**flow/config.mk**
```make
export PLATFORM = sky130hd
export DESIGN_NAME = sw
export DESIGN_NICKNAME = sw
export VERILOG_FILES = /design/flow/design.v
export SDC_FILE = /design/flow/constraint.sdc
export NUM_CORES = 4
export LEC_CHECK = 0
export ABC_AREA = 1
export CAP_MARGIN = 35
export CELL_PAD_IN_SITES_DETAIL_PLACEMENT = 2
export CELL_PAD_IN_SITES_GLOBAL_PLACEMENT = 2
export CORE_ASPECT_RATIO = 1.18
export CORE_MARGIN = 3
export CORE_UTILIZATION = 51
export CTS_CLUSTER_SIZE = 13
export GPL_ROUTABILITY_DRIVEN = 0
export GPL_TIMING_DRIVEN = 0
export MAX_ROUTING_LAYER = met5
export MIN_ROUTING_LAYER = met2
export PLACE_DENSITY = 0.6
export SETUP_SLACK_MARGIN = 1.75
export SLEW_MARGIN = 20
```
**flow/constraint.sdc**
```tcl
create_clock -name core_clock -period 6.0 [get_ports {clk}]
set_input_delay 1.2000 -clock core_clock [delete_from_list [all_inputs] [get_ports {clk}]]
set_output_delay 1.2000 -clock core_clock [all_outputs]
set_load 0.01 [all_outputs]
```
**flow/design.v**
```verilog
module sw(i0, i1, i2, i3, o0, o1, o2, o3, clk, rst);
  input clk, rst;
  input [9:0] i0, i1, i2, i3;
  output [9:0] o0, o1, o2, o3;
	wire [9:0] co0, co1, co2, co3;  
	wire [3:0] req0, req1, req2, req3;  
	ib ib0(i0, co0, req0, ack0, full0, clk, rst);
	ib ib1(i1, co1, req1, ack1, full1, clk, rst);
	ib ib2(i2, co2, req2, ack2, full2, clk, rst);
	ib ib3(i3, co3, req3, ack3, full3, clk, rst);
	ackor ackor0(ack00, ack10, ack20, ack30, ack0);
	ackor ackor1(ack01, ack11, ack21, ack31, ack1);
	ackor ackor2(ack02, ack12, ack22, ack32, ack2);
	ackor ackor3(ack03, ack13, ack23, ack33, ack3);
	arb arb0(req0[0], req1[0], req2[0], req3[0], ack00, ack01, ack02, ack03, clk, rst);
	arb arb1(req0[1], req1[1], req2[1], req3[1], ack10, ack11, ack12, ack13, clk, rst);
	arb arb2(req0[2], req1[2], req2[2], req3[2], ack20, ack21, ack22, ack23, clk, rst);
	arb arb3(req0[3], req1[3], req2[3], req3[3], ack30, ack31, ack32, ack33, clk, rst);
	cb cb(co0, co1, co2, co3, o0, o1, o2, o3,
		{ack03, ack02, ack01, ack00}, {ack13, ack12, ack11, ack10},
		{ack23, ack22, ack21, ack20}, {ack33, ack32, ack31, ack30});
endmodule
module ib(pkti, pkto, req, ack, full, clk, rst);
  input ack, clk, rst;
  input [9:0] pkti;
  output full;
  output [9:0] pkto;
  output [3:0] req;
	wire [3:0] reqi;
	mkwe mkwe(pkti, we);  
	fifo fifo(pkti, we, full, pkto, re, empty, clk, rst);
	isbm isbm(pkto[9:8], re, empty, reqi, req, ack, clk, rst);
	mkreq mkreq(pkto, reqi, clk, rst);
endmodule
module isbm(cmd, re, empty, reqi, req_out, ack, clk, rst);
  input clk, rst, empty, ack;
  input [1:0] cmd;
  input [3:0] reqi;
  output re;
  reg [3:0] req;
  reg [1:0] mode;
  localparam MODE_WAIT_HEAD = 2'b00;
  localparam MODE_WAIT_ACK = 2'b01;
  localparam MODE_WAIT_TAIL = 2'b10;
  localparam CMD_HEAD = 2'b10;
  localparam CMD_TAIL = 2'b11;
  output [3:0] req_out;
  assign req_out = req;
  assign re = ack;
  always @(posedge clk) begin
    if (rst) begin
      mode <= MODE_WAIT_HEAD;
      req <= 0;
    end else begin
      if (mode == MODE_WAIT_HEAD && !empty && cmd == CMD_HEAD) begin
        mode <= MODE_WAIT_ACK;
        req <= reqi;
      end else if (mode == MODE_WAIT_ACK && ack) begin
        mode <= MODE_WAIT_TAIL;
      end else if (mode == MODE_WAIT_TAIL && !empty && cmd == CMD_TAIL) begin
        mode <= MODE_WAIT_HEAD;
        req <= 0;
      end else begin
      end
    end
  end
endmodule
module fifo(in, we, full, out, re, empty, clk, rst);
  input clk, rst, we, re;
  input [9:0] in;
  output [9:0] out;
  output empty, full;
  reg [4:0] head, tail;
  reg [9:0] buffer [0:16];  
  wire [4:0] next_head;
  wire [4:0] next_tail;
  assign out = empty ? {(9+1){1'b0}} : buffer[head];
  assign next_head = (head + 1) % 17;
  assign next_tail = (tail + 1) % 17;
  assign empty = (head == tail);
  assign full = (next_tail == head);
  integer i;
  always @(posedge clk) begin
    if (rst) begin
      head <= 0;
      tail <= 0;
      for (i = 0; i <= 16; i++) begin
        buffer[i] = 0;
      end
    end else begin
      if (we & !full) begin
        buffer[tail] <= in;
        tail <= next_tail;
      end
      if (re & !empty) begin
        head <= next_head;
      end
    end
  end
endmodule
module mkreq(pkt, req, clk, rst);
  input clk, rst;
  input [9:0] pkt;
  output [3:0] req;
  assign req = pkt[9:8] == 2'b10 ? (1 << pkt[1:0]) : 0;
endmodule
module mkwe (pkt, we);
  input [9:0] pkt;
  output we;
  assign we = pkt[9:8] != 0;
endmodule
module arb (req0, req1, req2, req3, ack0, ack1, ack2, ack3, clk, rst);
  input clk, rst;
  input req0, req1, req2, req3;  
  output ack0, ack1, ack2, ack3;  
  reg [3:0] lead;  
  reg [2:0] ack;  
  wire [3:0] first, second, third, forth;
  wire [3:0] reqs;
  assign first = lead;
  assign second = (lead + 1) % 4;
  assign third = (lead + 2) % 4;
  assign forth = (lead + 3) % 4;
  assign reqs = {req3, req2, req1, req0};
  assign ack0 = (req0 && ack == 1);
  assign ack1 = (req1 && ack == 2);
  assign ack2 = (req2 && ack == 3);
  assign ack3 = (req3 && ack == 4);
  always @(posedge clk) begin
    if (rst) begin
      lead <= 0;
      ack <= 0;
    end else begin
      if (ack != 0) begin
        if ((ack == 1 && !req0) || (ack == 2 && !req1) || (ack == 3 && !req2) || (ack == 4 && !req3)) begin
          ack <= 0;
        end
      end else begin
        if (reqs[first]) begin
          ack <= first + 1;
          lead <= (lead + 1) % 4;
        end else if (reqs[second]) begin
          ack <= second + 1;
          lead <= (lead + 1) % 4;
        end else if (reqs[third]) begin
          ack <= third + 1;
          lead <= (lead + 1) % 4;
        end else if (reqs[forth]) begin
          ack <= forth + 1;
          lead <= (lead + 1) % 4;
        end else begin
        end
      end
    end
  end
endmodule
module cb(i0, i1, i2, i3, o0, o1, o2, o3, d0, d1, d2, d3);
  input [9:0] i0, i1, i2, i3;
  input [3:0] d0, d1, d2, d3;
  output [9:0] o0, o1, o2, o3;
  cbsel cbsel0(i0, i1, i2, i3, o0, d0);
  cbsel cbsel1(i0, i1, i2, i3, o1, d1);
  cbsel cbsel2(i0, i1, i2, i3, o2, d2);
  cbsel cbsel3(i0, i1, i2, i3, o3, d3);
endmodule
module cbsel (in0, in1, in2, in3, out, port);
  input [9:0] in0, in1, in2, in3;
  input [3:0] port;
  output[9:0] out;
  assign out = (port == 4'b0000) ? 0 :
               (port == 4'b0001) ? in0 :
               (port == 4'b0010) ? in1 :
               (port == 4'b0100) ? in2 :
               (port == 4'b1000) ? in3 :
               9'bx;
endmodule
module ackor (ack0, ack1, ack2, ack3, ack);
  input ack0, ack1, ack2, ack3;
  output ack;
  assign ack = ack0 || ack1 || ack2 || ack3;
endmodule
```
**flow/run.sh**
```bash
#!/bin/bash
# the make line also repeats each setting of config.mk as NAME=value (left out here)
make -C /OpenROAD-flow-scripts/flow DESIGN_CONFIG=/design/flow/config.mk WORK_HOME=/design/flow/orfs CLKGATE_MAP_FILE= finish
```
==> results of run 1 <==
## metrics by stage
step / hold slack (ns) / power [mW] / std cells / setup TNS [ns]
detailed placement: 0.462 / 18.9 / 7986 / -13.67
global placement: 0.449 / 17.9 / 7920 / -8.25
floorplan: 0.435 / 15.8 / 6195 / 0
==> summary.txt, run 1 <==
run results: status=stopped before the end, stage reached=clock tree synthesis, error msg=[ERROR DPL-0033] detailed placement checks failed during check placement., Avg Cell Area, Syn=10.5 µm², Yosys Chip Area=65000 µm², yosys stat cell total=6195, I/O Pins=82, yosys warns=30, Synth flops=around 1400, Die Span X=about 330 µm, Synth Seq Share=between 60% and 70%, yosys xor share=less than 1%, top cell type by total area after synthesis=edfxtp_1, Core Footprint=~130000 µm², comb area leader=simple AND/OR/NAND/NOR gates, synthesized netlist cell count=6195, Netlist Area Pre-Place=about 65000 µm², Rows=141, share of the synthesized area in the top cell type=approximately three fifths, post-synthesis simple-gate area fraction=about 17%, Syn Nets=6313, EDFF count, synth=1280, Synth cell types=roughly 62, die footprint=approximately 130000 µm², Place WS=-0.700 ns, dominant cell by count in the synthesized netlist=nor2_1, Area contributors post-synth=edfxtp_1, nor2_1, o21ai_0, post-synthesis mux area share=0.893%, dpl hpwl=~220 mm, Cell Area, Placed=a little under 70000 µm², fp_density=between 50% and 60%, AO/OA Area Share=~12%, Die Ht=slightly below 400 µm, port bufs=between 80 and 90, Post-Synth Adder-Cell Area=~1.5%, Dominant flop cell=edfxtp_1, commonest cells in the netlist=nor2_1, edfxtp_1, o21ai_0, nand2_1, clkbuf_1, share of flip-flops with an asynchronous set or reset=0%
==> run 2: changes to the inputs <==
Settings changed: ABC_AREA 1 to not set, CAP_MARGIN 35 to 20, CELL_PAD_IN_SITES_DETAIL_PLACEMENT 2 to not set, CELL_PAD_IN_SITES_GLOBAL_PLACEMENT 2 to not set, CORE_ASPECT_RATIO 1.18 to not set, CORE_MARGIN 3 to 2, CORE_UTILIZATION 51 to 40, CTS_CLUSTER_SIZE 13 to not set, GPL_ROUTABILITY_DRIVEN 0 to not set, GPL_TIMING_DRIVEN 0 to not set, MAX_ROUTING_LAYER met5 to not set, MIN_ROUTING_LAYER met2 to not set, SETUP_SLACK_MARGIN 1.75 to not set.
Clock period 6.0 ns to 3.34 ns, I/O delays scaled along.
==> summary.txt, run 2 <==
run metrics: EDFF count, synth=1280 (unchanged), Synth cell types=99 (+60%), I/O Pins=82 (unchanged), top cell type by total area after synthesis=edfxtp_1, reg-to-reg endpoint=ib3.fifo.buffer[20][6], Final Non-Filler Cells=7306, RSZ-0062 raised after global routing=true, clk slew on worst S/H paths=around 0.060 ns, Hold WC Path Type=register to register, Worst path depth=11, Area Growth Syn to Fin=29.6%, root buffer cell=clkbuf_16, Crit-path slowest cell=mux4_2, Final Max Tran Viols=0, global placer's final weighted congestion=0.875, comb area leader=multiplexers, Final Cycle Share=132%, Gate power share=between 30% and 40%, cts bufs inserted=149, post-synthesis simple-gate area fraction=10.5% (-6.4 points), maximum VDD drop=between 0.0004 and 0.0005 V, share of flip-flops with an asynchronous set or reset=0% (unchanged), crit-path cells=buf_12, buf_12, buf_12, mux4_2, mux4_2, mux2i_4, nor2_4, a222oi_1, a21oi_1, buf_4, buf_6, clk buf depth=3, commonest cells in the netlist=edfxtp_1, nor2_1, mux4_2, nand2_1, clkbuf_1, Crit path max-delay family=multiplexers, Critical Path Sink=o1[8], fin crit period=roughly 4.4 ns, die footprint=163000 µm² (+23%), synthesized netlist cell count=4354 (-30%), crit-path max cell delay=approximately 0.54 ns, fmax=around 230 MHz, ANT nets after route=0, Comb group=around 16 mW, Insertion Delay late pin=~0.8 ns, Syn Nets=4472 (-29%), Data arrival, critical path=3.75 ns, DR vias/cell=approximately 5.7, Final Setup Violations=approximately 2000, Iteration-0 DRC Markers=about 4800, Final nets=5238, vias after detailed routing=between 40000 and 50000, violated checks=setup timing, Design Power=roughly 53 mW, vias in the first global route=around 41000, yosys warns=30 (unchanged), kind of critical path=register to output pin, share of the synthesized area in the top cell type=60.3% (+1.2 points), crit-path most repeated cell=buf_12, Yosys Chip Area=63800 µm² (-1.9%), Filler Cell Count=~13000, DRC=0, initial antenna violation count=5, worst-case reg-to-reg path depth=19, status=complete, but fails checks, port bufs=81 (unchanged), total gr overflow=0, Clk pwr share=29.9%, DRT Wirelength=approximately 190 mm, dpl hpwl=122 mm (-44%), Core Footprint=158000 µm² (+26%), Die Ht=403 µm (+2.4%), AO/OA Area Share=4.92% (-7.5 points), yosys xor share=1.29% (+0.61 points), PwrDens=635 nW/µm², Worst Skew=a little under 0.03 ns, sequential power share=about two fifths, Worst slew margin=28.4%, Avg Cell Area, Syn=14.6 µm² (+40%), wire length per cell=between 20 and 30 µm, Psw=roughly 16 mW, CP max FO=6, Die Span X=403 µm (+20%), Post-Synth Adder-Cell Area=1.49% (+0.029 points), largest net degree at the start of global routing=~43, Netlist Area Pre-Place=63800 µm² (-1.9%), H-tree Lvls=4, first-pass GRT wire length=approximately 270 mm, Critical R2R Launch=ib3.fifo.tail[0], clock sink total=~1400, leakage dissipation=between 20 and 30 nW, CP endpoint kind=output pin, OpenROAD warning count=around 66, placed cell count=6866 (-14%), Req. time, crit path=around 2.7 ns, Final Hold Fails=0, dominant cell by count in the synthesized netlist=edfxtp_1, total track usage=approximately 22%, R2R Setup Slk=-0.86 ns, Dominant flop cell=edfxtp_1, top power group=registers, crit path launch type=register, Synth Seq Share=63.7% (+1.2 points), Rows=146 (+3.5%), TritonRoute pass-1 iters=6, Hold Path Origin=ib1.isbm.mode[1], fp_density=40.3% (-11 points), Area contributors post-synth=edfxtp_1, mux4_2, nor2_1, max-cap violation count=0, yosys stat cell total=4354 (-30%), Synth flops=1388 (unchanged), Internal Pwr Total=roughly 36 mW, P_clk=15.7 mW, switching portion of total power=a little under a third, CTS tree=done, final worst setup slack=-1.08 ns, Seq power=20.8 mW, hold depth=1, Buf+Inv Stages, Crit Path=5, actual slew at the worst max-slew pin=around 1.1 ns, ant diodes=0, post-synthesis mux area share=15.6% (+15 points), hold endpoint=ib1.isbm.mode[1]
run 2: what timing repair did:
action | CTS | global route
pin swaps | 93 | 127
hold buffers | 0 | 0
setup buffers | 81 | 55
endpoints found under the setup margin | 2032 | 2044
gates cloned | 24 | 24
gates resized | 459 | 231
run 2: metrics by stage:
stage / utilization [%] / TNS (ns) / hold slack, ns / worst slack, ns / instance area, µm²
2_1_floorplan: - / -860.54 / 0.433 / -0.657 / 65300
3_3_place_gp: 46.6 / -1183.90 / 0.439 / -0.779 / 73900
3_5_place_dp: 46.6 / -1306.96 / 0.445 / -0.831 / 73900
4_1_cts: 51.0 / -1076.74 / 0.459 / -1.16 / 80700
5_1_grt: 52.2 / -1518.44 / 0.480 / -1.16 / 82600
6_report: 52.2 / -1199.92 / 0.455 / -1.08 / 82600
run 2: routing by layer:
| layer | up-vias | wire length, µm | track usage (%) |
|---|---|---|---|
| li1 | 18400 | - | - |
| met1 | 21400 | 76500 | 31.4 |
| met2 | 1842 | 87400 | 35.3 |
| met3 | 322 | 16400 | 4.08 |
| met4 | 8 | 5250 | 6.24 |
| met5 | - | 42 | 0 |
run 2: cell type report:
type	instances	area (µm²)	share of cell area (%)
inverter	71	279	0.338
tap	2072	2590	3.14
sequential	1388	40700	49.2
clock inverter	77	653	0.790
clock buffer	188	3920	4.74
timing repair buffer	894	9860	11.9
multi-input combinational	2616	24700	29.9
==> run 3: changes to the inputs <==
Settings changed: ABC_AREA set to 0, CELL_PAD_IN_SITES_GLOBAL_PLACEMENT set to 0, CORE_ASPECT_RATIO set to 0.97, CORE_UTILIZATION 40 to 72, CTS_CLUSTER_DIAMETER set to 247, CTS_CLUSTER_SIZE set to 13, GPL_TIMING_DRIVEN set to 1, HOLD_SLACK_MARGIN set to -0.08, PLACE_DENSITY 0.6 to not set, PLACE_DENSITY_LB_ADDON set to 0.07, SETUP_SLACK_MARGIN set to -0.1.
Clock period 3.34 ns to 4.09 ns, I/O delays scaled along.
==> summary.txt, run 3 <==
run metrics: status=complete, but fails checks, violated checks=setup timing, Yosys Chip Area=63800 µm² (unchanged), Req. time, crit path=3.27 ns (+0.60 ns), Critical Path Sink=o2[4], switching portion of total power=33.3% (+2.0 points), Seq power=17.2 mW (-17%), Rows=107 (-27%), yosys xor share=1.29% (unchanged), Post-Synth Adder-Cell Area=1.49% (unchanged), I/O Pins=82 (unchanged), total track usage=44.1% (+22 points), clock sink total=1388 (unchanged), Die Ht=297 µm (-26%), vias in the first global route=44700 (+8.1%), yosys warns=30 (unchanged), R2R Setup Slk=-0.37 ns (+0.49 ns), Data arrival, critical path=3.95 ns (+0.20 ns), Hold WS=0.505 ns (+0.0500 ns), max-cap violation count=0 (unchanged), root buffer cell=clkbuf_16, Final nets=5007 (-4.4%), DRT Wirelength=222 mm (+19%), comb area leader=multiplexers, Area contributors post-synth=edfxtp_1, mux4_2, nor2_1, P_clk=10.7 mW (-32%), Final Max Tran Viols=0 (unchanged), kind of critical path=register to output pin, hold depth=2 (+1), Psw=13.5 mW (-18%), Synth cell types=99 (unchanged), placed cell count=5730 (-17%), Insertion Delay late pin=0.76 ns (-0.04 ns), Buf+Inv Stages, Crit Path=4 (-1), crit-path cells=buf_12, buf_16, buf_8, mux4_2, mux4_2, mux2i_4, nor2_4, a22oi_2, o211ai_1, buf_2, first-pass GRT wire length=292 mm (+8.0%), fin area=78000 µm² (-5.6%), fin crit period=roughly 4.8 ns, hold buffers post-CTS=0 (unchanged), Area Growth Syn to Fin=22.3%, Crit path max-delay family=multiplexers, actual slew at the worst max-slew pin=1.25 ns (+0.179 ns), ANT nets after route=0 (unchanged), Comb group=12.7 mW (-21%), cts bufs inserted=116 (-22%), Iteration-0 DRC Markers=9714 (+100%), dominant cell by count in the synthesized netlist=edfxtp_1, Critical R2R Launch=ib0.fifo.tail[2], Final Cycle Share=117% (-16 points), die footprint=91000 µm² (-44%), Filler Cell Count=3150 (-75%), crit path launch type=register, fmax=210 MHz, CP max FO=5 (-1), Core Footprint=87800 µm² (-45%), Clk pwr share=26.3% (-3.6 points), AO/OA Area Share=4.92% (unchanged), Die Span X=306 µm (-24%), Netlist Area Pre-Place=63800 µm² (unchanged), Hold WC Path Type=register to register, Worst slew margin=16.4% (-12 points), CTS tree=done, flip-flop and latch area=40700 µm² (about the same), Final Setup Violations=1733 (-15%), fin util=88.8% (+37 points), EDFF count, synth=1280 (unchanged), hold endpoint=ib0.isbm.mode[1], clk slew on worst S/H paths=0.07 ns (about the same), post-synthesis simple-gate area fraction=10.5% (unchanged), Gate power share=31.3% (+0.8 points), OpenROAD warning count=66 (unchanged), initial antenna violation count=13 (+8), CP endpoint kind=output pin, largest net degree at the start of global routing=47 (+9.3%), share of the synthesized area in the top cell type=60.3% (unchanged), Crit-path slowest cell=mux4_2, dpl hpwl=116 mm (-5.0%), Dominant flop cell=edfxtp_1, top power group=registers, Synth Seq Share=63.7% (unchanged), fp_density=72.6% (+32 points), crit-path max cell delay=0.65 ns (+0.11 ns), Final Non-Filler Cells=6111 (-16%), Hold Path Origin=ib0.isbm.mode[1], reg-to-reg endpoint=ib0.fifo.buffer[4][5], worst-case reg-to-reg path depth=18 (-1), PwrDens=519 nW/µm² (-18%), Syn Nets=4472 (unchanged), Cell Area, Placed=70200 µm² (-4.9%), post-synthesis mux area share=15.6% (unchanged), H-tree Lvls=3 (-1), wire length per cell=36.3 µm (+43%), final worst setup slack=-0.676 ns (+0.401 ns), Worst path depth=10 (-1), Comb gate area=24000 µm² (-2.6%), total gr overflow=0 (unchanged), TritonRoute pass-1 iters=13 (+7), Final Hold Fails=0 (unchanged), sequential power share=42.4% (+2.8 points), DRC=0 (unchanged), Synth flops=1388 (unchanged), commonest cells in the netlist=edfxtp_1, nor2_1, mux4_2, nand2_1, clkbuf_1, synthesized netlist cell count=4354 (unchanged), clk buf depth=3 (unchanged), DR vias/cell=7.78 (+35%), maximum VDD drop=0.000587 V (+22%), Internal Pwr Total=27.0 mW (-25%), share of flip-flops with an asynchronous set or reset=0% (unchanged), leakage dissipation=26.3 nW (-6.3%), top cell type by total area after synthesis=edfxtp_1, RSZ-0062 raised after global routing=true, Avg Cell Area, Syn=14.6 µm² (unchanged), port bufs=81 (unchanged), vias after detailed routing=47500 (+13%), crit-path most repeated cell=mux4_2, Worst Skew=0.0367 ns (+0.00714 ns), global placer's final weighted congestion=0.950 (+8.5%), yosys stat cell total=4354 (unchanged)
==> run 3: cell type report <==
| type | count | area share, % |
|---|---|---|
| Sequential cell | 1388 | 52.1 |
| Tap cell | 1144 | 1.84 |
| Inverter | 71 | 0.350 |
| Antenna cell | 3 | 0.00963 |
| Clock inverter | 1 | 0.00642 |
| Timing Repair Buffer | 710 | 10.6 |
| Multi-Input combinational cell | 2602 | 30.8 |
| Clock buffer | 192 | 4.22 |
==> run 3: per-layer routing <==
metal | vias to the layer above | GRT usage (%) | share of wire (%)
li1 | 17800 | - | -
met1 | 22600 | 56.5 | 29
met2 | 5448 | 69.9 | 45
met3 | 1627 | 12.5 | 16
met4 | 16 | 22.6 | 9.0
met5 | - | 0 | 0.049
==> run 3: what timing repair did <==
action,4_1_cts,5_1_grt
pin swaps,76,99
buffers inserted,91,86
hold endpoints to repair,0,0
gates resized,466,235
gates cloned,14,21
endpoints found under the setup margin,1281,1946
==> run 3: through the flow <==
step | setup TNS (ns) | setup slack (ns) | power, mW
5_1_grt | -334.35 | -0.617 | 41.0
3_5_place_dp | -207.42 | -0.361 | 26.5
3_3_place_gp | -71.77 | -0.192 | 26.2
4_1_cts | -73.90 | -0.444 | 37.8
6_report | -217.96 | -0.676 | 40.5
2_1_floorplan | -112.59 | -0.254 | 22.7
==> run 4: changes to the inputs <==
Settings changed: CELL_PAD_IN_SITES_GLOBAL_PLACEMENT 0 to 1, CORE_ASPECT_RATIO 0.97 to 0.54, CORE_UTILIZATION 72 to 68, SETUP_SLACK_MARGIN -0.1 to 0.99.
Clock period 4.09 ns to 3.42 ns, I/O delays scaled along.
==> summary.txt, run 4 <==
run metrics: Core Footprint=92900 µm² (+5.7%), clk slew on worst S/H paths=0.06 ns (about the same), total gr overflow=0 (unchanged), Hold WC Path Type=input pin to register, share of the synthesized area in the top cell type=60.3% (unchanged), OpenROAD warning count=66 (unchanged), Final Non-Filler Cells=6466 (+5.8%), vias after detailed routing=46900 (-1.4%), Area contributors post-synth=edfxtp_1, mux4_2, nor2_1, Data arrival, critical path=3.97 ns (+0.02 ns), Dominant flop cell=edfxtp_1, R2R Setup Slk=-1.14 ns (-0.77 ns), max-cap violation count=0 (unchanged), Post-Synth Adder-Cell Area=1.49% (unchanged), fp_density=68.7% (-3.9 points), Seq power=20.5 mW (+19%), die footprint=96300 µm² (+5.9%), port bufs=81 (unchanged), violated checks=setup timing, CP max FO=10 (+5), Die Span X=421 µm (+37%), Die Ht=229 µm (-23%), Netlist Area Pre-Place=63800 µm² (unchanged), post-synthesis simple-gate area fraction=10.5% (unchanged), Worst Skew=0.0266 ns (-0.0101 ns), share of flip-flops with an asynchronous set or reset=0% (unchanged), Worst slew margin=25.7% (+9.3 points), Final Setup Violations=2031 (+17%), clock sink total=1388 (unchanged), hold endpoint=ib2.fifo.buffer[21][1], Insertion Delay late pin=0.76 ns (about the same), largest net degree at the start of global routing=45 (-4.3%), final worst setup slack=-1.23 ns (-0.555 ns), Crit path max-delay family=multiplexers, CP endpoint kind=output pin, actual slew at the worst max-slew pin=1.11 ns (-0.139 ns), Buf+Inv Stages, Crit Path=5 (+1), top power group=registers, DRC=0 (unchanged), grt met1 use=63.4% (+6.8 points), Critical Path Sink=o1[8], comb area leader=multiplexers, maximum VDD drop=0.000600 V (+2.2%), yosys warns=30 (unchanged), Req. time, crit path=2.74 ns (-0.53 ns), Yosys Chip Area=63800 µm² (unchanged), met3 Use GR=16.2% (+3.8 points), synthesized netlist cell count=4354 (unchanged), global placer's final weighted congestion=0.955 (+0.55%), dpl hpwl=133 mm (+14%), Clk pwr share=26.0% (-0.3 points), top cell type by total area after synthesis=edfxtp_1, Final Cycle Share=136% (+19 points), placed cell count=6034 (+5.3%), fin util=86.1% (-2.7 points), crit path launch type=register, AO/OA Area Share=4.92% (unchanged), P_clk=12.9 mW (+21%), Worst path depth=11 (+1), DRT Wirelength=218 mm (-1.6%), reg-to-reg endpoint=ib1.fifo.buffer[11][3], RSZ-0062 raised after global routing=true, Critical R2R Launch=ib1.fifo.tail[0], sequential power share=41.4% (-1.0 points), GR Util met2=60.2% (-9.7 points), Synth cell types=99 (unchanged), PwrDens=619 nW/µm² (+19%), vias in the first global route=44400 (-0.75%), Comb group=16.1 mW (+27%), wire length per cell=33.7 µm (-7.0%), Syn Nets=4472 (unchanged), EDFF count, synth=1280 (unchanged), switching portion of total power=33.1% (-0.28 points), ANT nets after route=0 (unchanged), Gate power share=32.6% (+1.3 points), Hold Path Origin=i2[1], DR vias/cell=7.25 (-6.8%), first-pass GRT wire length=300 mm (+2.8%), Psw=16.4 mW (+21%), H-tree Lvls=3 (unchanged), most used routing layer=met1, fin crit period=between 4 and 5 ns, crit-path cells=buf_12, buf_12, buf_4, mux4_2, mux4_2, mux2i_1, buf_4, nor2_2, a222oi_1, a21oi_2, buf_2, Final nets=5208 (+4.0%), yosys stat cell total=4354 (unchanged), TritonRoute pass-1 iters=9 (-4), kind of critical path=register to output pin, worst-case reg-to-reg path depth=20 (+2), total track usage=43.4% (-0.65 points), status=complete, but fails checks, Avg Cell Area, Syn=14.6 µm² (unchanged), Rows=82 (-23%), crit-path max cell delay=0.52 ns (-0.13 ns), cts bufs inserted=116 (unchanged), leakage dissipation=27.3 nW (+3.9%), Synth Seq Share=63.7% (unchanged), Iteration-0 DRC Markers=9268 (-4.6%), CTS tree=done, commonest cells in the netlist=edfxtp_1, nor2_1, mux4_2, nand2_1, clkbuf_1, I/O Pins=82 (unchanged), Crit-path slowest cell=mux4_2, fmax=~220 MHz, initial antenna violation count=18 (+5), Final Max Tran Viols=0 (unchanged), root buffer cell=clkbuf_16, Area Growth Syn to Fin=25.3%, clk buf depth=3 (unchanged), Internal Pwr Total=33.1 mW (+23%), post-synthesis mux area share=15.6% (unchanged), Synth flops=1388 (unchanged), hold depth=1 (-1), Final Hold Fails=0 (unchanged), dominant cell by count in the synthesized netlist=edfxtp_1, yosys xor share=1.29% (unchanged)
[run 4: what timing repair did]
action                                  in CTS  in global routing
pin swaps                                   72                 70
hold buffers                                 0                  0
cloned                                      20                 23
endpoints found under the setup margin    2086               2094
gates resized                              425                176
buffers inserted                           106                 48
[run 4: per-layer routing]
metal / up-vias / part of all wire, % / wire length (µm)
met5: - / 0.079 / 172
met3: 1053 / 18 / 38800
li1: 18300 / - / -
met4: 20 / 5.8 / 12600
met2: 4820 / 42 / 91400
met1: 22700 / 34 / 75000
[run 4: area by class of cell]
class / count / area [µm²]
diodes: 12 / 30.0
clock buffers: 217 / 3350
flip-flops and latches: 1388 / 40700
fillers: 4010 / 12900
clock inverters: 5 / 55.1
multi-input cells: 2616 / 24300
repair buffers: 897 / 9650
well taps: 1260 / 1580
inverters: 71 / 279
[run 4: per-stage QoR]
| stage | total power [mW] | worst slack (ns) | TNS, ns | hold slack, ns | area, µm² |
|---|---|---|---|---|---|
| after global routing | 50.4 | -1.21 | -1527.87 | 0.481 | 79900 |
| after floorplan | 27.8 | -0.577 | -702.11 | 0.433 | 65300 |
| after CTS | 47.0 | -1.03 | -1019.61 | 0.416 | 78300 |
| after detailed placement | 33.3 | -0.929 | -1276.90 | 0.452 | 72500 |
| after global placement | 33.0 | -0.851 | -1130.25 | 0.447 | 72500 |
| final | 49.5 | -1.23 | -1260.28 | 0.485 | 79900 |
==> run 5: changes to the inputs <==
Settings changed: ABC_AREA 0 to not set, CELL_PAD_IN_SITES_GLOBAL_PLACEMENT 1 to not set, CORE_ASPECT_RATIO 0.54 to not set, CORE_UTILIZATION 68 to 70, CTS_CLUSTER_DIAMETER 247 to not set, CTS_CLUSTER_SIZE 13 to not set, GPL_TIMING_DRIVEN 1 to not set, HOLD_SLACK_MARGIN -0.08 to not set, PLACE_DENSITY_LB_ADDON 0.07 to 0.0, SETUP_SLACK_MARGIN 0.99 to not set.
Clock period 3.42 ns to 5.35 ns, I/O delays scaled along.
==> summary.txt, run 5 <==
run metrics: vias in the first global route=39100 (-12%), actual slew at the worst max-slew pin=1.12 ns (+0.0108 ns), P_clk=9.50 mW (-26%), Final TNS setup=0 ns (+1260.28 ns), PwrDens=402 nW/µm² (-35%), H-tree Lvls=4 (+1), Crit-path slowest cell=mux4_2, Critical R2R Launch=ib0.fifo.tail[0], max-cap violation count=0 (unchanged), Cell Area, Placed=66600 µm² (-8.1%), Buf+Inv Stages, Crit Path=2 (-3), global placer's final weighted congestion=0.965 (+1.0%), Syn Nets=4472 (unchanged), Hold WS=0.460 ns (-0.0245 ns), placed cell count=5524 (-8.5%), fmax=about 190 MHz, clock sink total=1388 (unchanged), Clk pwr share=33.0% (+7.0 points), commonest cells in the netlist=edfxtp_1, nor2_1, mux4_2, nand2_1, clkbuf_1, Netlist Area Pre-Place=63800 µm² (unchanged), yosys xor share=1.29% (unchanged), ant diodes=0 (-12), Critical Path Sink=o1[7], Synth Seq Share=63.7% (unchanged), fin area=71400 µm² (-11%), CP endpoint kind=output pin, first-pass GRT wire length=248 mm (-17%), Gate power share=21.7% (-11 points), Comb group=6.22 mW (-61%), CTS tree=done, ANT nets after route=0 (unchanged), hold depth=1 (unchanged), wire length per cell=28.8 µm (-14%), hold buffers post-CTS=0 (unchanged), Synth cell types=99 (unchanged), DRT Wirelength=167 mm (-23%), crit-path max cell delay=0.58 ns (+0.06 ns), RSZ-0062 raised after global routing=true, die footprint=93500 µm² (-2.9%), Insertion Delay late pin=0.76 ns (about the same), DR vias/cell=6.94 (-4.3%), top power group=registers, Seq power=13.0 mW (-37%), yosys stat cell total=4354 (unchanged), Req. time, crit path=4.28 ns (+1.54 ns), top cell type by total area after synthesis=edfxtp_1, leakage dissipation=23.7 nW (-13%), post-synthesis mux area share=15.6% (unchanged), clk buf depth=3 (unchanged), largest net degree at the start of global routing=48 (+6.7%), Crit path max-delay family=multiplexers, Synth flops=1388 (unchanged), Area Growth Syn to Fin=12.0%, total gr overflow=0 (unchanged), post-synthesis simple-gate area fraction=10.5% (unchanged), I/O Pins=82 (unchanged), Worst Skew=0.0342 ns (+0.00766 ns), EDFF count, synth=1280 (unchanged), comb area leader=multiplexers, Core Footprint=90100 µm² (-2.9%), worst-case reg-to-reg path depth=14 (-30%), Place WS=0.0551 ns (+0.985 ns), total track usage=36.3% (-7.1 points), Design Power=28.7 mW (-42%), Hold Path Origin=ib3.isbm.mode[1], Final Max Tran Viols=0 (unchanged), reg-to-reg endpoint=ib0.fifo.buffer[21][7], Worst slew margin=25.0% (-0.72 points), Final Cycle Share=99.8% (-36 points), Dominant flop cell=edfxtp_1, Die Span X=306 µm (-27%), port bufs=81 (unchanged), TritonRoute pass-1 iters=9 (unchanged), Post-Synth Adder-Cell Area=1.49% (unchanged), switching portion of total power=29.4% (-3.6 points), Rows=110 (+34%), yosys warns=30 (unchanged), fp_density=70.7% (+2.1 points), Avg Cell Area, Syn=14.6 µm² (unchanged), Final Non-Filler Cells=5785 (-11%), hold endpoint=ib3.isbm.mode[1], Internal Pwr Total=20.3 mW (-39%), R2R Setup Slk=0.22 ns (+1.36 ns), fin util=79.2% (-6.9 points), Data arrival, critical path=4.27 ns (+0.30 ns), CP max FO=7 (-3), DRC=0 (unchanged), Area contributors post-synth=edfxtp_1, mux4_2, nor2_1, sequential power share=45.3% (+3.9 points), OpenROAD warning count=64 (-3.0%), root buffer cell=clkbuf_16, vias after detailed routing=40200 (-14%), synthesized netlist cell count=4354 (unchanged), dpl hpwl=108 mm (-19%), final worst setup slack=0.0102 ns (+1.24 ns), crit path launch type=register, Hold WC Path Type=register to register, share of the synthesized area in the top cell type=60.3% (unchanged), Final Hold Fails=0 (unchanged), dominant cell by count in the synthesized netlist=edfxtp_1, Die Ht=306 µm (+34%), Yosys Chip Area=63800 µm² (unchanged), Iteration-0 DRC Markers=6217 (-33%), kind of critical path=register to output pin, maximum VDD drop=0.000299 V (-50%), Final Setup Violations=0 (-100%), initial antenna violation count=5 (-13), status=finished clean, crit-path cells=buf_4, mux4_2, mux4_2, mux2_2, nand2_1, o22ai_1, a221o_1, clkdlybuf4s50_1, cts bufs inserted=139 (+20%), share of flip-flops with an asynchronous set or reset=0% (unchanged), Psw=8.46 mW (-48%), AO/OA Area Share=4.92% (unchanged), clk slew on worst S/H paths=0.06 ns (about the same), crit-path most repeated cell=mux4_2, fin crit period=around 5.3 ns, Final nets=4629 (-11%), Worst path depth=8 (-3)
run 5: metal layers:
metal	up-vias	track usage [%]	wire length, µm
met2	2688	55.4	77800
met4	8	15.4	7930
met3	512	9.64	21100
li1	17000	-	-
met5	-	0	45
met1	19900	50.5	60000
run 5: repair_timing:
item	4_1_cts	5_1_grt
gates resized	10	37
cloned	0	0
buffers inserted	18	4
setup endpoints to repair	39	254
pin swaps	0	3
run 5: cell type report:
class	instances	area (µm²)
fill	4956	18700
sequential	1388	40600
multi-input combinational	2600	21800
timing repair buffer	311	2830
clock inverter	65	567
tap	1176	1470
inverter	71	267
clock buffer	174	3840
==> run 6: changes to the inputs <==
Settings changed: CAP_MARGIN 20 to 0, CELL_PAD_IN_SITES_GLOBAL_PLACEMENT set to 2, CORE_ASPECT_RATIO set to 0.59, CORE_MARGIN 2 to 10, CORE_UTILIZATION 70 to 20, CTS_CLUSTER_DIAMETER set to 354, GPL_ROUTABILITY_DRIVEN set to 0, MIN_ROUTING_LAYER set to met2, PLACE_DENSITY_LB_ADDON 0.0 to 0.11, SLEW_MARGIN 20 to 10, TNS_END_PERCENT set to 55.
Clock period 5.35 ns to 7.9 ns, I/O delays scaled along.
==> summary.txt, run 6 <==
run metrics: flip-flop and latch area=40600 µm² (about the same), Insertion Delay late pin=0.90 ns (+0.14 ns), Comb gate area=21800 µm² (about the same), share of the synthesized area in the top cell type=60.3% (unchanged), vias after detailed routing=51000 (+27%), Final Hold Fails=0 (unchanged), dominant cell by count in the synthesized netlist=edfxtp_1, Clk pwr share=35.6% (+2.6 points), yosys stat cell total=4354 (unchanged), H-tree Lvls=4 (unchanged), Final Setup Violations=0 (unchanged), largest net degree at the start of global routing=45 (-6.3%), die footprint=343000 µm² (+270%), post-synthesis mux area share=15.6% (unchanged), Final Non-Filler Cells=8890 (+54%), Dominant flop cell=edfxtp_1, Core Footprint=318000 µm² (+250%), Cell Area, Placed=70400 µm² (+5.6%), actual slew at the worst max-slew pin=1.29 ns (+0.171 ns), Hold WS=0.459 ns (-0.00167 ns), Area contributors post-synth=edfxtp_1, mux4_2, nor2_1, crit path launch type=register, Worst slew margin=12.9% (-12 points), DR vias/cell=5.73 (-17%), R2R Setup Slk=1.52 ns (+1.30 ns), ANT nets after route=0 (unchanged), maximum VDD drop=0.000166 V (-45%), Comb group=4.95 mW (-20%), post-synthesis simple-gate area fraction=10.5% (unchanged), Critical R2R Launch=ib1.fifo.tail[0], reg-to-reg endpoint=ib1.fifo.buffer[4][4], comb area leader=multiplexers, Crit path max-delay family=multiplexers, share of flip-flops with an asynchronous set or reset=0% (unchanged), Synth flops=1388 (unchanged), Filler Cell Count=33000 (+570%), total gr overflow=0 (unchanged), Area Growth Syn to Fin=18.3%, root buffer cell=clkbuf_16, I/O Pins=82 (unchanged), initial antenna violation count=0 (-5), crit-path most repeated cell=mux4_2, Syn Nets=4472 (unchanged), top power group=registers, DRC=0 (unchanged), total track usage=20.5% (-16 points), Hold Path Origin=ib3.isbm.mode[1], CP max FO=38 (+31), kind of critical path=register to output pin, fin crit period=slightly below 7 ns, Rows=159 (+45%), top cell type by total area after synthesis=edfxtp_1, crit-path cells=mux4_2, mux4_2, mux2i_1, nor2_1, nand2_1, o21ai_0, a221o_1, clkdlybuf4s50_1, Avg Cell Area, Syn=14.6 µm² (unchanged), Worst Skew=0.0908 ns (+0.0566 ns), port bufs=81 (unchanged), Synth Seq Share=63.7% (unchanged), worst-case reg-to-reg path depth=16 (+2), leakage dissipation=23.7 nW (+0.16%), Yosys Chip Area=63800 µm² (unchanged), Buf+Inv Stages, Crit Path=1 (-1), CP endpoint kind=output pin, Gate power share=23.0% (+1.3 points), Die Span X=755 µm (+150%), postcts setup bufs=0 (-18), synthesized netlist cell count=4354 (unchanged), Die Ht=454 µm (+48%), Seq power=8.88 mW (-32%), placed cell count=8605 (+56%), dpl hpwl=158 mm (+47%), yosys xor share=1.29% (unchanged), switching portion of total power=33.7% (+4.3 points), AO/OA Area Share=4.92% (unchanged), EDFF count, synth=1280 (unchanged), first-pass GRT wire length=333 mm (+34%), sequential power share=41.3% (-4.0 points), CTS tree=done, RSZ-0062 raised after global routing=false, Hold WC Path Type=register to register, fin area=75400 µm² (+5.6%), DRT Wirelength=238 mm (+43%), Iteration-0 DRC Markers=5677 (-8.7%), Final nets=4620 (-0.19%), TritonRoute pass-1 iters=8 (-1), wire length per cell=26.8 µm (-7.2%), Post-Synth Adder-Cell Area=1.49% (unchanged), Req. time, crit path=6.32 ns (+2.04 ns), fmax=~140 MHz, hold depth=1 (unchanged), status=finished clean, Netlist Area Pre-Place=63800 µm² (unchanged), vias in the first global route=61600 (+58%), Design Power=21.5 mW (-25%), Final TNS setup=0 ns (unchanged), crit-path max cell delay=0.96 ns (+0.38 ns), Synth cell types=99 (unchanged), PwrDens=285 nW/µm² (-29%), Final Cycle Share=88.0% (-12 points), Final Max Tran Viols=0 (unchanged), Worst path depth=8 (unchanged), post-cts repair resize count=0 (-10), Data arrival, critical path=5.37 ns (+1.10 ns), Crit-path slowest cell=dfxtp_4, P_clk=7.66 mW (-19%), clk buf depth=4 (+1), commonest cells in the netlist=edfxtp_1, nor2_1, mux4_2, nand2_1, clkbuf_1, clk slew on worst S/H paths=0.06 ns (about the same), fp_density=20.1% (-51 points), cts bufs inserted=161 (+16%), Internal Pwr Total=14.2 mW (-30%), Psw=7.25 mW (-14%), clock sink total=1388 (unchanged), OpenROAD warning count=62 (-3.1%), hold buffers post-CTS=0 (unchanged), max-cap violation count=0 (unchanged), yosys warns=30 (unchanged), Critical Path Sink=o1[0], hold endpoint=ib3.isbm.mode[1]
run 6: cell type report:
class                           count  area share (%)
Multi-Input combinational cell   2600            28.9
Antenna cell                       11          0.0365
Clock inverter                     81            1.07
Timing Repair Buffer              280            3.12
Inverter                           71           0.355
Clock buffer                      193            5.58
Tap cell                         4266            7.08
Sequential cell                  1388            53.9
run 6: routing by layer:
| layer | track usage, % | routed length (µm) | up-vias |
|---|---|---|---|
| met3 | 33.3 | 121000 | 677 |
| li1 | - | - | 16900 |
| met2 | 20.5 | 107000 | 15800 |
| met4 | 2.54 | 6790 | 55 |
| met1 | - | 0 | 17500 |
| met5 | 5.69 | 2650 | - |
run 6: through the flow:
step	setup WS [ns]	utilization, %
finish	0.949	23.7
floorplan	2.98	-
detailed placement	1.66	22.2
global route	0.650	23.7
global placement	1.69	22.2
CTS	0.916	23.7
==> run 7: changes to the inputs <==
Settings changed: CAP_MARGIN 0 to 10, CELL_PAD_IN_SITES_GLOBAL_PLACEMENT 2 to not set, CORE_ASPECT_RATIO 0.59 to not set, CORE_MARGIN 10 to 2, CORE_UTILIZATION 20 to 72, CTS_CLUSTER_DIAMETER 354 to not set, CTS_CLUSTER_SIZE set to 39, GPL_ROUTABILITY_DRIVEN 0 to not set, MIN_ROUTING_LAYER met2 to not set, PLACE_DENSITY_LB_ADDON 0.11 to 0.0, SETUP_SLACK_MARGIN set to 0.77, SLEW_MARGIN 10 to 20, TNS_END_PERCENT 55 to not set.
Clock period 7.9 ns to 3.29 ns, I/O delays scaled along.
==> summary.txt, run 7 <==
run results: stage reached=global routing, status=stopped before the end, Netlist Area Pre-Place=63800 µm² (unchanged), placed cell count=5951 (-31%), Cell Area, Placed=72400 µm² (+2.8%), Dominant flop cell=edfxtp_1, yosys warns=30 (unchanged), comb area leader=multiplexers, port bufs=81 (unchanged), dpl hpwl=122 mm (-23%), Avg Cell Area, Syn=14.6 µm² (unchanged), commonest cells in the netlist=edfxtp_1, nor2_1, mux4_2, nand2_1, clkbuf_1, root buffer cell=clkbuf_16, synthesized netlist cell count=4354 (unchanged), Die Span X=302 µm (-60%), hold buffers post-CTS=0 (unchanged), share of flip-flops with an asynchronous set or reset=0% (unchanged), Area contributors post-synth=edfxtp_1, mux4_2, nor2_1, I/O Pins=82 (unchanged), Die Ht=302 µm (-34%), cts bufs inserted=138 (-14%), global placer's final weighted congestion=0.936, Synth flops=1388 (unchanged), yosys xor share=1.29% (unchanged), Core Footprint=88100 µm² (-72%), Syn Nets=4472 (unchanged), Synth Seq Share=63.7% (unchanged), yosys stat cell total=4354 (unchanged), top cell type by total area after synthesis=edfxtp_1, post-synthesis mux area share=15.6% (unchanged), fp_density=72.4% (+52 points), clock sink total=1388 (unchanged), share of the synthesized area in the top cell type=60.3% (unchanged), clk buf depth=3 (-1), dominant cell by count in the synthesized netlist=edfxtp_1, H-tree Lvls=4 (unchanged), AO/OA Area Share=4.92% (unchanged), EDFF count, synth=1280 (unchanged), Place WS=-0.837 ns (-2.50 ns), Post-Synth Adder-Cell Area=1.49% (unchanged), post-synthesis simple-gate area fraction=10.5% (unchanged), Synth cell types=99 (unchanged), Yosys Chip Area=63800 µm² (unchanged), Rows=109 (-31%), die footprint=91000 µm² (-73%)
==> run 7: metrics by stage <==
step / hold slack [ns] / util, % / TNS, ns
after detailed placement: 0.448 / 82.1 / -1340.07
after floorplan: 0.433 / - / -960.82
after global placement: 0.442 / 82.1 / -1126.87
after CTS: 0.377 / 89.5 / -1230.41
==> run 7: repair_timing <==
| action | 4_1_cts |
|---|---|
| gates cloned | 14 |
| setup endpoints to repair | 2086 |
| pin swaps | 64 |
| buffers inserted | 68 |
| resized | 405 |
==> run 8: changes to the inputs <==
Settings changed: ABC_AREA set to 1, CAP_MARGIN 10 to 20, CORE_UTILIZATION 72 to 52, CTS_CLUSTER_SIZE 39 to not set, HOLD_SLACK_MARGIN set to 0.12, PLACE_DENSITY set to 0.6, PLACE_DENSITY_LB_ADDON 0.0 to not set, SETUP_SLACK_MARGIN 0.77 to not set.
Clock period 3.29 ns to 6.0 ns, I/O delays scaled along.
==> summary.txt, run 8 <==
run metrics: status=finished clean, Worst Skew=roughly 0.025 ns, worst-case reg-to-reg path depth=23, Final Max Tran Viols=0, crit-path max cell delay=approximately 0.57 ns, commonest cells in the netlist=nor2_1, edfxtp_1, o21ai_0, nand2_1, clkbuf_1, comb area leader=simple AND/OR/NAND/NOR gates, TritonRoute pass-1 iters=6, yosys stat cell total=6195 (+42%), die footprint=128000 µm² (+41%), Avg Cell Area, Syn=10.5 µm² (-28%), Synth flops=1388 (unchanged), maximum VDD drop=just over 0.0003 V, CTS tree=done, DR vias/cell=roughly 6.0, fin crit period=roughly 5.8 ns, fp_density=52.5% (-20 points), Buf+Inv Stages, Crit Path=5, top power group=registers, first-pass GRT wire length=between 200 and 300 mm, kind of critical path=register to output pin, Netlist Area Pre-Place=65000 µm² (+2.0%), synthesized netlist cell count=6195 (+42%), actual slew at the worst max-slew pin=1.23 ns, total track usage=between 20 and 30%, Comb group=between 5 and 6 mW, DRT Wirelength=roughly 180 mm, Area Growth Syn to Fin=11.2%, EDFF count, synth=1280 (unchanged), Dominant flop cell=edfxtp_1, Iteration-0 DRC Markers=around 6000, DRC=0, Gate power share=around 22%, reg-to-reg endpoint=ib3.fifo.buffer[1][7], Hold Path Origin=ib2.isbm.mode[1], fmax=~170 MHz, max-cap violation count=0, post-synthesis simple-gate area fraction=17.0% (+6.4 points), Psw=8.49 mW, wire length per cell=around 23 µm, Die Ht=358 µm (+19%), Hold WS=between 0.4 and 0.5 ns, Critical Path Sink=o2[0], clock sink total=1388 (unchanged), dpl hpwl=114 mm (-6.8%), ANT nets after route=0, yosys warns=30 (unchanged), Synth cell types=62 (-37%), cts bufs inserted=149 (+8.0%), Insertion Delay late pin=~0.8 ns, Die Span X=358 µm (+19%), port bufs=81 (unchanged), P_clk=approximately 9.1 mW, sequential power share=a little over two fifths, AO/OA Area Share=12.4% (+7.5 points), Crit path max-delay family=buffers and inverters, initial antenna violation count=3, Syn Nets=6313 (+41%), Worst path depth=12, post-synthesis mux area share=0.893% (-15 points), dominant cell by count in the synthesized netlist=nor2_1, Critical R2R Launch=ib3.fifo.tail[0], Final Setup Violations=0, Clk pwr share=34.3%, global placer's final weighted congestion=0.921 (-1.6%), hold depth=2, crit-path most repeated cell=nand3_1, Synth Seq Share=62.5% (-1.2 points), largest net degree at the start of global routing=161, hold buffers post-CTS=0 (unchanged), yosys xor share=0.679% (-0.61 points), share of flip-flops with an asynchronous set or reset=0% (unchanged), Data arrival, critical path=around 4.6 ns, Filler Cell Count=10400, Req. time, crit path=roughly 4.8 ns, RSZ-0062 raised after global routing=false, CP max FO=~51, top cell type by total area after synthesis=edfxtp_1, Yosys Chip Area=65000 µm² (+2.0%), vias after detailed routing=around 47000, total gr overflow=0, Final Cycle Share=between 90 and 100%, Area contributors post-synth=edfxtp_1, nor2_1, o21ai_0, Internal Pwr Total=~18 mW, OpenROAD warning count=75, PwrDens=367 nW/µm², clk slew on worst S/H paths=0.06 ns, Design Power=around 27 mW, crit-path cells=inv_2, buf_12, o21ai_0, o221ai_1, o211ai_1, nand3_1, nand3_1, inv_1, a221oi_1, a21oi_1, buf_4, clkdlybuf4s50_1, leakage dissipation=roughly 26 nW, Final Hold Fails=0, share of the synthesized area in the top cell type=59.1% (-1.2 points), Worst slew margin=17.0%, Final TNS setup=0 ns, vias in the first global route=between 40000 and 50000, H-tree Lvls=4 (unchanged), I/O Pins=82 (unchanged), Core Footprint=124000 µm² (+41%), Rows=129 (+18%), Crit-path slowest cell=clkdlybuf4s50_1, Post-Synth Adder-Cell Area=1.46% (-0.029 points), hold endpoint=ib2.isbm.mode[1], Hold WC Path Type=register to register, clk buf depth=3 (unchanged), Seq power=between 10 and 15 mW, crit path launch type=register, root buffer cell=clkbuf_16, CP endpoint kind=output pin, R2R Setup Slk=approximately 0.9 ns, switching portion of total power=32.0%, Final nets=about 6300, fin util=approximately three fifths
## run 8: repair_timing
action | in CTS | in global routing
setup endpoints to repair | 0 | 15
gates resized | 0 | 3
setup buffers | 0 | 0
endpoints found under the hold margin | 0 | 0
## run 8: routing by layer
layer | global-route usage, % | part of all wire (%) | up-vias
met5 | 0 | 0.0061 | -
met4 | 7.00 | 1.9 | 2
met3 | 5.35 | 8.5 | 243
met2 | 43.0 | 45 | 1736
met1 | 41.3 | 44 | 23300
li1 | - | - | 22000
## run 8: cell type report
| type | count | area [µm²] | share of cell area, % |
|---|---|---|---|
| Sequential cell | 1388 | 40600 | 56.2 |
| Inverter | 332 | 1270 | 1.75 |
| Tap cell | 1637 | 2050 | 2.83 |
| Timing Repair Buffer | 262 | 2340 | 3.23 |
| Multi-Input combinational cell | 4024 | 21100 | 29.3 |
| Clock inverter | 75 | 868 | 1.20 |
| Clock buffer | 198 | 3960 | 5.49 |
| Antenna cell | 1 | 2.50 | 0.00346 |
## run 8: through the flow
stage,setup slack [ns],cell area (µm²),instances
finish,0.199,72300,7917
detailed placement,1.02,67400,7643
global placement,1.04,67400,7642
global route,0.00743,72300,7916
floorplan,1.93,65000,6195
CTS,0.172,72200,7916
==> run 9: changes to the inputs <==
Settings changed: ABC_AREA 1 to not set, CORE_UTILIZATION 52 to 66, HOLD_SLACK_MARGIN 0.12 to not set.
Clock period 6.0 ns to 2.9 ns, I/O delays scaled along.
==> summary.txt, run 9 <==
run metrics: status=complete, but fails checks, violated checks=setup timing, first-pass GRT wire length=297 mm (+7.7%), DRT Wirelength=219 mm (+22%), Core Footprint=96300 µm² (-22%), global placer's final weighted congestion=0.913 (-0.93%), Critical Path Sink=o2[8], Data arrival, critical path=3.93 ns (-0.67 ns), Post-Synth Adder-Cell Area=1.49% (+0.029 points), initial antenna violation count=9 (+6), yosys warns=30 (unchanged), wire length on met2=102 mm (+25%), die footprint=99100 µm² (-22%), Area contributors post-synth=edfxtp_1, mux4_2, nor2_1, RSZ-0062 raised after global routing=true, EDFF count, synth=1280 (unchanged), Synth flops=1388 (unchanged), top power group=registers, total track usage=41.4% (+13 points), Seq power=24.1 mW (+110%), largest net degree at the start of global routing=44 (-73%), uppermost layer routed=met5, Comb group=20.4 mW (+250%), yosys stat cell total=4354 (-30%), Die Span X=315 µm (-12%), root buffer cell=clkbuf_16, share of the synthesized area in the top cell type=60.3% (+1.2 points), AO/OA Area Share=4.92% (-7.5 points), OpenROAD warning count=69 (-8.0%), H-tree Lvls=4 (unchanged), Critical R2R Launch=ib0.fifo.tail[0], clock sink total=1388 (unchanged), CP max FO=8 (-84%), Clk pwr share=29.3% (-5.0 points), actual slew at the worst max-slew pin=1.21 ns (-0.0238 ns), hold buffers post-CTS=0 (unchanged), share of flip-flops with an asynchronous set or reset=0% (unchanged), post-synthesis mux area share=15.6% (+15 points), fin crit period=~4.5 ns, I/O Pins=82 (unchanged), Crit-path slowest cell=mux4_2, Final Non-Filler Cells=6578 (-17%), Iteration-0 DRC Markers=8029 (+35%), DRC=0 (unchanged), vias after detailed routing=46700 (-1.4%), Final Max Tran Viols=0 (unchanged), worst-case reg-to-reg path depth=18 (-22%), P_clk=18.4 mW (+100%), maximum VDD drop=0.000623 V (+100%), crit-path most repeated cell=mux4_2, met3 WL=31.1 mm (+100%), Synth Seq Share=63.7% (+1.2 points), sequential power share=38.3% (-5.7 points), Dominant flop cell=edfxtp_1, Req. time, crit path=2.32 ns (-2.48 ns), dpl hpwl=117 mm (+2.6%), ANT nets after route=0 (unchanged), Buf+Inv Stages, Crit Path=4 (-1), fp_density=66.2% (+14 points), placed cell count=6121 (-20%), fin util=86.0% (+28 points), CP endpoint kind=output pin, total gr overflow=0 (unchanged), dominant cell by count in the synthesized netlist=edfxtp_1, Psw=20.7 mW (+140%), crit-path max cell delay=0.64 ns (+0.07 ns), Comb gate area=24900 µm² (+18%), Cell Area, Placed=73200 µm² (+8.6%), Netlist Area Pre-Place=63800 µm² (-1.9%), Avg Cell Area, Syn=14.6 µm² (+40%), port bufs=81 (unchanged), Final Hold Fails=0 (unchanged), max-cap violation count=0 (unchanged), hold depth=1 (-1), Synth cell types=99 (+60%), Area Growth Syn to Fin=29.8%, Worst slew margin=19.1% (+2.1 points), CTS tree=done, Final Cycle Share=156% (+59 points), PwrDens=760 nW/µm² (+110%), R2R Setup Slk=-1.50 ns (-2.40 ns), hold endpoint=ib3.isbm.mode[1], TritonRoute pass-1 iters=9 (+3), Syn Nets=4472 (-29%), vias in the first global route=45600 (+0.15%), flip-flop and latch area=40700 µm² (about the same), clk buf depth=3 (unchanged), Gate power share=32.4% (+11 points), yosys xor share=1.29% (+0.61 points), crit path launch type=register, Crit path max-delay family=multiplexers, final worst setup slack=-1.61 ns (-1.81 ns), Yosys Chip Area=63800 µm² (-1.9%), cts bufs inserted=140 (-6.0%), fmax=approximately 220 MHz, DR vias/cell=7.10 (+19%), Worst Skew=0.0552 ns (+0.0307 ns), Filler Cell Count=4030 (-61%), Insertion Delay late pin=0.81 ns (about the same), Rows=114 (-12%), leakage dissipation=28.6 nW (+9.3%), clk slew on worst S/H paths=0.06 ns (about the same), Die Ht=315 µm (-12%), fin area=82800 µm² (+15%), comb area leader=multiplexers, Worst path depth=10 (-2), kind of critical path=register to output pin, reg-to-reg endpoint=ib0.fifo.buffer[12][9], synthesized netlist cell count=4354 (-30%), switching portion of total power=32.9% (+0.93 points), top cell type by total area after synthesis=edfxtp_1, post-synthesis simple-gate area fraction=10.5% (-6.4 points), Internal Pwr Total=42.2 mW (+130%), Hold WC Path Type=register to register, crit-path cells=buf_12, buf_16, buf_4, mux4_2, mux4_2, mux2i_4, a31oi_4, nor4_2, a31oi_1, buf_2, commonest cells in the netlist=edfxtp_1, nor2_1, mux4_2, nand2_1, clkbuf_1, Met1 Wirelength=71.2 mm (-10%), wire length per cell=33.3 µm (+47%), Hold Path Origin=ib3.isbm.mode[1], Final nets=5309 (-15%), Final Setup Violations=2082 (+2082)
run 9: repair_timing:
| item | in CTS | in global routing |
|---|---|---|
| resized | 499 | 264 |
| buffers inserted | 112 | 54 |
| gates cloned | 41 | 26 |
| pin swaps | 106 | 131 |
| setup endpoints to repair | 2081 | 2084 |
run 9: stage by stage:
stage	power, mW	setup WS [ns]	TNS [ns]	hold slack, ns
floorplan	32.8	-1.10	-1748.92	0.433
global route	64.1	-1.60	-2547.81	0.485
finish	62.9	-1.61	-2325.27	0.459
CTS	59.6	-1.41	-2081.44	0.451
detailed placement	39.3	-1.29	-2251.87	0.448
global placement	39.0	-1.20	-2128.55	0.438
run 9: final cells by class:
class | count | share of cell area [%]
diodes | 1 | 0.00302
clock buffers | 179 | 4.58
clock inverters | 73 | 0.860
inverters | 71 | 0.340
multi-input cells | 2620 | 30.1
flip-flops and latches | 1388 | 49.1
well taps | 1276 | 1.93
repair buffers | 970 | 13.1
run 9: per-layer routing:
metal / vias up / track usage [%]
met1: 22800 / 54.4
met3: 1092 / 10.3
li1: 18500 / -
met4: 16 / 20.2
met5: - / 0
met2: 4264 / 65.5
==> run 10: changes to the inputs <==
Settings changed: ABC_AREA set to 1, CELL_PAD_IN_SITES_DETAIL_PLACEMENT set to 2, CELL_PAD_IN_SITES_GLOBAL_PLACEMENT set to 1, CORE_ASPECT_RATIO set to 1.18, CORE_MARGIN 2 to 3, CORE_UTILIZATION 66 to 51, GPL_ROUTABILITY_DRIVEN set to 0, MAX_ROUTING_LAYER set to met5, MIN_ROUTING_LAYER set to met2.
Clock period 2.9 ns to 6.0 ns, I/O delays scaled along.
==> summary.txt, run 10 <==
run results: status=stopped before the end, stage reached=detailed placement, error msg=[ERROR DPL-0033] detailed placement checks failed during check placement., Area contributors post-synth=edfxtp_1, nor2_1, o21ai_0, yosys xor share=0.679% (-0.61 points), dominant cell by count in the synthesized netlist=nor2_1, post-synthesis simple-gate area fraction=17.0% (+6.4 points), Avg Cell Area, Syn=10.5 µm² (-28%), Die Ht=394 µm (+25%), synthesized netlist cell count=6195 (+42%), yosys warns=30 (unchanged), share of flip-flops with an asynchronous set or reset=0% (unchanged), fp_density=51.6% (-15 points), Die Span X=335 µm (+6.3%), Post-Synth Adder-Cell Area=1.46% (-0.029 points), yosys stat cell total=6195 (+42%), Rows=141 (+24%), post-synthesis mux area share=0.893% (-15 points), port bufs=81 (unchanged), Syn Nets=6313 (+41%), share of the synthesized area in the top cell type=59.1% (-1.2 points), Dominant flop cell=edfxtp_1, commonest cells in the netlist=nor2_1, edfxtp_1, o21ai_0, nand2_1, clkbuf_1, Synth flops=1388 (unchanged), Yosys Chip Area=65000 µm² (+2.0%), AO/OA Area Share=12.4% (+7.5 points), Core Footprint=126000 µm² (+31%), I/O Pins=82 (unchanged), top cell type by total area after synthesis=edfxtp_1, die footprint=132000 µm² (+33%), Synth cell types=62 (-37%), EDFF count, synth=1280 (unchanged), Synth Seq Share=62.5% (-1.2 points), comb area leader=simple AND/OR/NAND/NOR gates, Netlist Area Pre-Place=65000 µm² (+2.0%)
run 10: per-stage QoR:
stage          setup WS, ns  cells  instance area [µm²]  hold WS (ns)
2_1_floorplan          1.93   6195                65000         0.435
3_3_place_gp          0.916   7660                67400         0.447
==> run 11: changes to the inputs <==
Settings changed: ABC_AREA 1 to not set, CELL_PAD_IN_SITES_DETAIL_PLACEMENT 2 to not set, CELL_PAD_IN_SITES_GLOBAL_PLACEMENT 1 to not set, CORE_ASPECT_RATIO 1.18 to not set, CORE_MARGIN 3 to 2, CORE_UTILIZATION 51 to 72, CTS_CLUSTER_SIZE set to 39, GPL_ROUTABILITY_DRIVEN 0 to not set, MAX_ROUTING_LAYER met5 to not set, MIN_ROUTING_LAYER met2 to not set, PLACE_DENSITY 0.6 to not set, PLACE_DENSITY_LB_ADDON set to 0.0, SETUP_SLACK_MARGIN set to 1.34.
Clock period 6.0 ns to 4.56 ns, I/O delays scaled along.
==> summary.txt, run 11 <==
run metrics: clk slew on worst S/H paths=~0.070 ns, cts bufs inserted=roughly 140, initial antenna violation count=10, EDFF count, synth=1280 (unchanged), Final Non-Filler Cells=~6000, Final nets=between 4000 and 5000, leakage dissipation=~26 nW, root buffer cell=clkbuf_16, final worst setup slack=-0.455 ns, placed cell count=roughly 5500, yosys xor share=1.29% (+0.61 points), total track usage=between 40% and 50%, Final TNS setup=-8.01 ns, Netlist Area Pre-Place=63800 µm² (-1.9%), global placer's final weighted congestion=between 0.9 and 1, Psw=between 10 and 15 mW, worst-case reg-to-reg path depth=15, die footprint=91000 µm² (-31%), AO/OA Area Share=4.92% (-7.5 points), DRC=0, dpl hpwl=between 100 and 150 mm, Avg Cell Area, Syn=14.6 µm² (+40%), fin crit period=~5 ns, Iteration-0 DRC Markers=about 9000, Yosys Chip Area=63800 µm² (-1.9%), Worst slew margin=between 10% and 20%, CP endpoint kind=output pin, Seq power=approximately 16 mW, share of flip-flops with an asynchronous set or reset=0% (unchanged), Filler Cell Count=3207, largest net degree at the start of global routing=about 52, Die Span X=302 µm (-9.9%), reg-to-reg endpoint=ib0.fifo.buffer[3][8], Syn Nets=4472 (-29%), hold buffers post-CTS=0, kind of critical path=register to output pin, PwrDens=approximately 490 nW/µm², Post-Synth Adder-Cell Area=1.49% (+0.029 points), Final Setup Violations=39, Design Power=about 38 mW, fp_density=72.4% (+21 points), first-pass GRT wire length=289 mm, ANT nets after route=0, top cell type by total area after synthesis=edfxtp_1, H-tree Lvls=4, hold depth=1, crit-path max cell delay=approximately 0.70 ns, DRT Wirelength=between 200 and 250 mm, R2R Setup Slk=0.08 ns, synthesized netlist cell count=4354 (-30%), Synth cell types=99 (+60%), Comb group=between 10 and 15 mW, Hold Path Origin=ib1.isbm.mode[1], vias in the first global route=between 40000 and 50000, Worst path depth=10, crit-path cells=buf_4, buf_16, mux4_2, mux4_2, mux2i_4, or2_4, inv_4, a222oi_1, a21oi_2, buf_2, Req. time, crit path=about 3.7 ns, Area contributors post-synth=edfxtp_1, mux4_2, nor2_1, Critical Path Sink=o1[8], I/O Pins=82 (unchanged), Buf+Inv Stages, Crit Path=4, actual slew at the worst max-slew pin=approximately 1.3 ns, Hold WC Path Type=register to register, share of the synthesized area in the top cell type=60.3% (+1.2 points), comb area leader=multiplexers, crit path launch type=register, Core Footprint=88100 µm² (-30%), port bufs=81 (unchanged), sequential power share=40.7%, Worst Skew=0.0281 ns, CP max FO=6, switching portion of total power=about a third, Insertion Delay late pin=0.78 ns, OpenROAD warning count=between 60 and 70, CTS tree=done, crit-path most repeated cell=mux4_2, maximum VDD drop=around 0.00057 V, Area Growth Syn to Fin=21.8%, vias after detailed routing=approximately 46000, RSZ-0062 raised after global routing=true, hold endpoint=ib1.isbm.mode[1], violated checks=setup timing, Crit path max-delay family=multiplexers, status=complete, but fails checks, Die Ht=302 µm (-23%), Rows=109 (-23%), Internal Pwr Total=25.4 mW, Dominant flop cell=edfxtp_1, Final Max Tran Viols=0, fmax=199 MHz, wire length per cell=36.5 µm, total gr overflow=0, DR vias/cell=between 7 and 8, P_clk=roughly 12 mW, TritonRoute pass-1 iters=11, clock sink total=between 1000 and 1500, Synth flops=1388 (unchanged), post-synthesis simple-gate area fraction=10.5% (-6.4 points), Final Cycle Share=110%, Gate power share=between 20% and 30%, yosys warns=30 (unchanged), Synth Seq Share=63.7% (+1.2 points), Data arrival, critical path=between 4 and 5 ns, commonest cells in the netlist=edfxtp_1, nor2_1, mux4_2, nand2_1, clkbuf_1, yosys stat cell total=4354 (-30%), Crit-path slowest cell=mux4_2, clk buf depth=3, Final Hold Fails=0, max-cap violation count=0, Clk pwr share=a little under a third, top power group=registers, dominant cell by count in the synthesized netlist=edfxtp_1, Critical R2R Launch=ib0.fifo.tail[0], post-synthesis mux area share=15.6% (+15 points)
==> run 11: timing repair <==
action,CTS,global route
gates cloned,17,25
gates resized,446,314
setup buffers,104,88
setup endpoints to repair,2062,2075
pin swaps,97,175
==> run 11: per-stage QoR <==
stage,cell area (µm²),util (%),setup slack [ns],hold slack (ns)
final,77600,88.1,-0.455,0.456
after global routing,77600,88.1,-0.416,0.507
after CTS,75100,85.2,-0.0780,0.460
after detailed placement,68000,77.2,0.0964,0.446
after global placement,68000,77.2,0.152,0.439
after floorplan,65100,-,0.557,0.433
==> run 11: cell type report <==
class	count	area, µm²	share of cell area (%)
Antenna cell	5	12.5	0.0161
Clock buffer	186	3840	4.95
Clock inverter	64	569	0.733
Inverter	71	287	0.369
Multi-Input combinational cell	2613	24900	32.1
Sequential cell	1388	40700	52.4
Tap cell	1165	1460	1.88
Timing Repair Buffer	517	5910	7.61
==> run 11: routing by layer <==
layer  part of all wire [%]  global-route usage, %
met5                  0.026                      0
met4                    8.4                   22.8
met3                     16                   12.5
met2                     45                   68.9
met1                     30                   57.7
No activity file was given, so power comes from the tool's default toggle rates.
